==> run a: inputs <==
## CPU_Set
module CPU_Set(
    input CLK,
	 input reset,
	 input [15:0]camera,
	 input [15:0] move_command,
	 input [15:0] data_out,
	 output reg [23:0] memory_location,
	 output reg [15:0] memory_input,
	 output reg [127:0] display,
	 output reg write_memory
    );
Settings: LEC_CHECK=0, ABC_AREA=1, CAP_MARGIN=20, CORE_MARGIN=2, CORE_UTILIZATION=71, CTS_CLUSTER_DIAMETER=238, HOLD_SLACK_MARGIN=-0.09, SLEW_MARGIN=20; clock period 6.45 ns.
run.sh (not shown) runs the stock make flow with config.mk's settings and CLKGATE_MAP_FILE=.
==> run b (differences from run a) <==
Settings changed: ABC_AREA 1 to not set, CORE_UTILIZATION 71 to 40, CTS_CLUSTER_DIAMETER 238 to not set, HOLD_SLACK_MARGIN -0.09 to not set, SETUP_SLACK_MARGIN set to 0.55.
==> flow/constraint.sdc (replaced) <==
create_clock -name core_clock -period 3.76 [get_ports {CLK}]
set_input_delay 0.7520 -clock core_clock [delete_from_list [all_inputs] [get_ports {CLK}]]
set_output_delay 0.7520 -clock core_clock [all_outputs]
set_load 0.01 [all_outputs]
==> run c (differences from run a) <==
Settings changed: ABC_AREA 1 to not set, CORE_UTILIZATION 71 to 36, CTS_CLUSTER_DIAMETER 238 to not set, HOLD_SLACK_MARGIN -0.09 to not set.
==> flow/constraint.sdc (replaced) <==
create_clock -name core_clock -period 6.77 [get_ports {CLK}]
set_input_delay 1.3540 -clock core_clock [delete_from_list [all_inputs] [get_ports {CLK}]]
set_output_delay 1.3540 -clock core_clock [all_outputs]
set_load 0.01 [all_outputs]
==> run d (differences from run a) <==
Settings changed: ABC_AREA 1 to not set, CORE_MARGIN 2 to 4, CORE_UTILIZATION 71 to 25, CTS_CLUSTER_DIAMETER 238 to not set, HOLD_SLACK_MARGIN -0.09 to not set, MAX_ROUTING_LAYER set to met5, PLACE_DENSITY set to 0.39, SETUP_SLACK_MARGIN set to 0.68, TNS_END_PERCENT set to 40.
==> flow/constraint.sdc (replaced) <==
create_clock -name core_clock -period 6.77 [get_ports {CLK}]
set_input_delay 1.3540 -clock core_clock [delete_from_list [all_inputs] [get_ports {CLK}]]
set_output_delay 1.3540 -clock core_clock [all_outputs]
set_load 0.01 [all_outputs]
==> qor summary <==
item	run b	run a	run c	run d
Overall die area	71970 sq um	37260 sq um	79850 sq um	117200 sq um
Comb gates	2772	-	2772	2772
Delay of the slowest critical-path stage	560 ps	-	760 ps	930 ps
Status	complete, but fails checks	aborted with a tool error	no timing/DRC/antenna violations	no timing/DRC/antenna violations
Stage where the flow stopped	-	global routing	-	-
Violated checks	negative setup slack	-	-	-
Yosys top cell by instances	nor2_1	nand2_1	nor2_1	nor2_1
Non-clock inverter count in the final layout	89	-	89	89
Count of cells along the worst hold path	2	-	2	2
Routed wl met3	22610 um	-	22230 um	17150 um
Gate power share	72.8%	-	61.3%	59.7%
Arrival time at the worst endpoint	4720 ps	-	6260 ps	6370 ps
Summed standard-cell area reported by yosys	27940 sq um	25370 sq um	27940 sq um	27940 sq um
Hold/Removal Path Class	flip-flop to flip-flop	-	flip-flop to flip-flop	flip-flop to flip-flop
Dominant cell area share	25.44%	28.02%	25.44%	25.44%

* * *

==> tundra: inputs <==
CPU_Set again, from the RTL that the note above started with.
// CPU_Set
module CPU_Set(
    input CLK,
	 input reset,
	 input [15:0]camera,
	 input [15:0] move_command,
	 input [15:0] data_out,
	 output reg [23:0] memory_location,
	 output reg [15:0] memory_input,
	 output reg [127:0] display,
	 output reg write_memory
    );
export LEC_CHECK = 0
export CAP_MARGIN = 40
export CELL_PAD_IN_SITES_DETAIL_PLACEMENT = 0
export CELL_PAD_IN_SITES_GLOBAL_PLACEMENT = 3
export CORE_MARGIN = 2
export CORE_UTILIZATION = 60
export CTS_CLUSTER_DIAMETER = 86
export CTS_CLUSTER_SIZE = 40
export GPL_TIMING_DRIVEN = 0
export MAX_ROUTING_LAYER = met5
export SLEW_MARGIN = 20
create_clock -name core_clock -period 6.92 [get_ports {CLK}]
==> garnet (differences from tundra) <==
Settings changed: CAP_MARGIN 40 to 20, CELL_PAD_IN_SITES_DETAIL_PLACEMENT 0 to not set, CELL_PAD_IN_SITES_GLOBAL_PLACEMENT 3 to not set, CORE_UTILIZATION 60 to 40, CTS_CLUSTER_DIAMETER 86 to not set, CTS_CLUSTER_SIZE 40 to not set, GPL_TIMING_DRIVEN 0 to not set, HOLD_SLACK_MARGIN set to 0.29, MAX_ROUTING_LAYER met5 to not set, SETUP_SLACK_MARGIN set to 0.97.
==> flow/constraint.sdc (replaced) <==
create_clock -name core_clock -period 3.96 [get_ports {CLK}]
set_input_delay 0.7920 -clock core_clock [delete_from_list [all_inputs] [get_ports {CLK}]]
set_output_delay 0.7920 -clock core_clock [all_outputs]
set_load 0.01 [all_outputs]
==> out/summary.log <==
[die] Rows 96
[timing] worst path setup slack after routing -0.297 ns
[die] die area 72000 um^2
[die] height of the chip 268 um
[die] core footprint 68800 um^2
[timing] final setup violating endpoints 88
[die] horizontal die dimension 268 um
[outcome] reasons for failing final setup timing
[placement] half-perimeter wire length of the detailed placement result 134 mm
[outcome] status failed layout checks
[die] fp_density 0.406
-- figures above: garnet

==> out/summary.log <==
[yosys] post-synthesis net count 3730
[die] Rows 79
[outcome] Failed at global placement without I/O (3_1_place_gp_skip_io)
[yosys] number of distinct standard cells referenced by the synthesized netlist 97
[outcome] status aborted with a tool error
[die] fp_density 0.604
[die] height of the chip 220 um
[die] horizontal die dimension 220 um
[die] core footprint 46300 um^2
[yosys] most common cell in the synthesized netlist sky130_fd_sc_hd__nor2_1
[outcome] first error message [ERROR GPL-0301] Utilization 133.979 % exceeds 100%.
[die] die area 48300 um^2
[yosys] commonest register cell after synthesis sky130_fd_sc_hd__dfxtp_1
[yosys] largest family of logic cells by area AND-OR/OR-AND gates
-- figures above: tundra


* * *

==> try-umber: inputs <==
Starting RTL as in the previous note.
==> flow/design.v (excerpt) <==
module CPU_Set(
    input CLK,
	 input reset,
	 input [15:0]camera,
	 input [15:0] move_command,
	 input [15:0] data_out,
	 output reg [23:0] memory_location,
	 output reg [15:0] memory_input,
	 output reg [127:0] display,
	 output reg write_memory
    );
clock: 5.53 ns
lec_check: 0
abc_area: 1
cap_margin: 5
core_aspect_ratio: 0.68
core_margin: 2
core_utilization: 72
cts_cluster_diameter: 238
hold_slack_margin: -0.09
place_density: 0.62
setup_slack_margin: 1.36
slew_margin: 20
tns_end_percent: 5
==> try-raven (differences from try-umber) <==
- ABC_AREA: 1 -> default
- CAP_MARGIN: 5 -> 40
- CORE_ASPECT_RATIO: 0.68 -> 1.08
- CORE_MARGIN: 2 -> 9
- CORE_UTILIZATION: 72 -> 49
- CTS_CLUSTER_DIAMETER: 238 -> default
- HOLD_SLACK_MARGIN: -0.09 -> 0.05
- PLACE_DENSITY: 0.62 -> default
- PLACE_DENSITY_LB_ADDON: default -> 0.27
- SETUP_SLACK_MARGIN: 1.36 -> default
- SLEW_MARGIN: 20 -> 40
- TNS_END_PERCENT: 5 -> default
==> flow/constraint.sdc (replaced) <==
create_clock -name core_clock -period 10.6 [get_ports {CLK}]
set_input_delay 2.1200 -clock core_clock [delete_from_list [all_inputs] [get_ports {CLK}]]
set_output_delay 2.1200 -clock core_clock [all_outputs]
set_load 0.01 [all_outputs]
==> results.yml <==
# generated from flow reports
floorplan:
  fp_util: 0.497
  core_area_um2: 56200
  row_count: 90
synth:
  ys_area_um2: 27900
  top_cell: "nor2_1"
  yosys_cells: 3610
  avgSynthCellArea_um2: 7.74
grt:
  grtUsageMet1: 0.526
placement:
  hpwl_um: 106000
  placed_cells: 4280
cts:
  h-tree-depth: 2
  cts_made_buffers: 38
  cts_setup_buffers: 0
status:
  status: "no timing/DRC/antenna violations"
the above is filed under try-raven

==> results.yml <==
# flow metrics
status:
  stop_error: "[ERROR GRT-0116] Global routing finished with congestion. Check the congestion regions in the DRC Viewer."
  lastStage: "global routing"
  status: "stopped before the end"
synth:
  top_cell: "nand2_1"
  avgSynthCellArea_um2: 6.34
  yosys_cells: 4004
  ys_area_um2: 25400
floorplan:
  row_count: 56
  core_area_um2: 34600
cts:
  cts_made_buffers: 31
  h-tree-depth: 1
  cts_setup_buffers: 20
placement:
  placed_cells: 4505
  hpwl_um: 95400
grt:
  grtUsageMet1: 0.830
the above is filed under try-umber

Power is estimated from default activity; no workload was simulated.
